run A:
==> flow/design.v <==
`timescale 1ns/100ps
module conv(
           input Aclk,
           input rst,
           input [7:0] Xin,
           input [7:0] Kin,
           output reg [7:0] Rout,
           output reg result_done
       );
reg [7:0] pattern [9-1:0];
reg [4:0] daddr;
wire pattern_done;
reg [7:0] kernel [4-1:0];
reg [4:0] kaddr;
wire kernel_done;
reg [7:0] result [4-1:0];
reg [4:0] out_cnt;
integer i;
assign pattern_done = (daddr-1>=9) ? 1'd1 : 1'd0;
always@(posedge Aclk)
begin
    if(rst)
    begin
        for(i=0;i<9;i=i+1)
        begin
            pattern[i] <= 7'd0;
        end
        daddr <= 5'd1;   
    end
    else
    begin
        if(pattern_done)
        begin
            pattern[daddr] <= pattern[daddr];
            daddr <= daddr;
        end
        else
        begin
            pattern[daddr-1] <= Xin;
            daddr <= daddr + 5'd1;
        end
    end
end
assign kernel_done = (kaddr-1>=4) ? 1'd1 : 1'd0;
always@(posedge Aclk)
begin
    if(rst)
    begin
        for(i=0;i<4;i=i+1)
        begin
            kernel[i] <= 7'd0;
        end
        kaddr <= 5'd1;
    end
    else
    begin
        if(kernel_done)
        begin
            kernel[kaddr] <= kernel[kaddr];
            kaddr <= kaddr;
        end
        else
        begin
            kernel[kaddr-1] <= Kin;
            kaddr <= kaddr + 5'd1;
        end
    end
end
always@(*)
begin
    if(rst)
    begin
        for(i=0;i<4;i=i+1)
        begin
            result[i] = 7'd0;
        end
    end
    else
    begin
        if(pattern_done & kernel_done)
        begin
            result[0] = pattern[0]*kernel[0] + pattern[1]*kernel[1] + pattern[3]*kernel[2] + pattern[4]*kernel[3];
            result[1] = pattern[1]*kernel[0] + pattern[2]*kernel[1] + pattern[4]*kernel[2] + pattern[5]*kernel[3];
            result[2] = pattern[3]*kernel[0] + pattern[4]*kernel[1] + pattern[6]*kernel[2] + pattern[7]*kernel[3];
            result[3] = pattern[4]*kernel[0] + pattern[5]*kernel[1] + pattern[7]*kernel[2] + pattern[8]*kernel[3];
        end
        else
        begin
            for(i=0;i<4;i=i+1)
            begin
                result[i] = 7'd0;
            end
        end
    end
end
always@(posedge Aclk)
begin
    if(rst)
    begin
        result_done <= 1'd0;
    end
    else
    begin
        if(pattern_done & kernel_done)
        begin
            result_done <= 1'd1;
        end
        else
        begin
            result_done <= result_done;
        end
    end
end
always@(posedge Aclk)
begin
    if(rst)
    begin
        Rout <= 7'd0;
        out_cnt <= 5'd1;
    end
    else
    begin
        if(pattern_done & kernel_done)
        begin
            out_cnt <= out_cnt + 5'd1;
            Rout <= result[out_cnt-1];
        end
        else
        begin
            out_cnt <= 5'd1;
            Rout <= 5'd0;
        end
    end
end
endmodule
==> flow/config.mk <==
export PLATFORM = sky130hd
export DESIGN_NAME = conv
export DESIGN_NICKNAME = conv
export VERILOG_FILES = /design/flow/design.v
export SDC_FILE = /design/flow/constraint.sdc
export NUM_CORES = 4
export LEC_CHECK = 0
export CAP_MARGIN = 25
export CELL_PAD_IN_SITES_DETAIL_PLACEMENT = 2
export CELL_PAD_IN_SITES_GLOBAL_PLACEMENT = 3
export CORE_ASPECT_RATIO = 0.64
export CORE_MARGIN = 7
export CORE_UTILIZATION = 29
export CTS_CLUSTER_DIAMETER = 345
export CTS_CLUSTER_SIZE = 14
export GPL_ROUTABILITY_DRIVEN = 0
export GPL_TIMING_DRIVEN = 0
export HOLD_SLACK_MARGIN = 0.15
export MIN_ROUTING_LAYER = met1
export PLACE_DENSITY_LB_ADDON = 0.07
export SLEW_MARGIN = 30
export TNS_END_PERCENT = 90
==> flow/constraint.sdc <==
create_clock -name core_clock -period 8.99 [get_ports {Aclk}]
set_input_delay 1.7980 -clock core_clock [delete_from_list [all_inputs] [get_ports {Aclk}]]
set_output_delay 1.7980 -clock core_clock [all_outputs]
set_load 0.01 [all_outputs]
run.sh (not shown) runs the stock make flow with config.mk's settings and CLKGATE_MAP_FILE=.
Run A ended with every stage complete and zero timing, DRC or antenna violations.
[inputs] run B vs run A
# run A
export LEC_CHECK = 0
export CAP_MARGIN = 25
export CELL_PAD_IN_SITES_DETAIL_PLACEMENT = 2
export CELL_PAD_IN_SITES_GLOBAL_PLACEMENT = 3
export CORE_ASPECT_RATIO = 0.64
export CORE_MARGIN = 7
export CORE_UTILIZATION = 29
export CTS_CLUSTER_DIAMETER = 345
export CTS_CLUSTER_SIZE = 14
export GPL_ROUTABILITY_DRIVEN = 0
export GPL_TIMING_DRIVEN = 0
export HOLD_SLACK_MARGIN = 0.15
export MIN_ROUTING_LAYER = met1
export PLACE_DENSITY_LB_ADDON = 0.07
export SLEW_MARGIN = 30
export TNS_END_PERCENT = 90
create_clock -name core_clock -period 8.99 [get_ports {Aclk}]
# run B
export LEC_CHECK = 0
export CAP_MARGIN = 20
export CORE_MARGIN = 2
export CORE_UTILIZATION = 52
export SLEW_MARGIN = 20
create_clock -name core_clock -period 4.88 [get_ports {Aclk}]
Results
- | run B | all stages done | FAIL | negative setup slack |
- Run B vs. run A: utilization increased by 29 points relative to the old numbers, wire length of the first global-routing pass down about 25%, final cell count lower.
- Re global routing usage on met2: run B is 20 points up on run A.
- Diff run A -> run B: total iterations of the first detailed-routing run up 1, routed wire length went down by about 30%, setup slack now smaller, length of routed met2 wiring shrank by 19%.
- Compared with run A, run B supports a higher clock frequency.
- Run B vs run A, shortest period the worst path allows went down by 2060 ps.
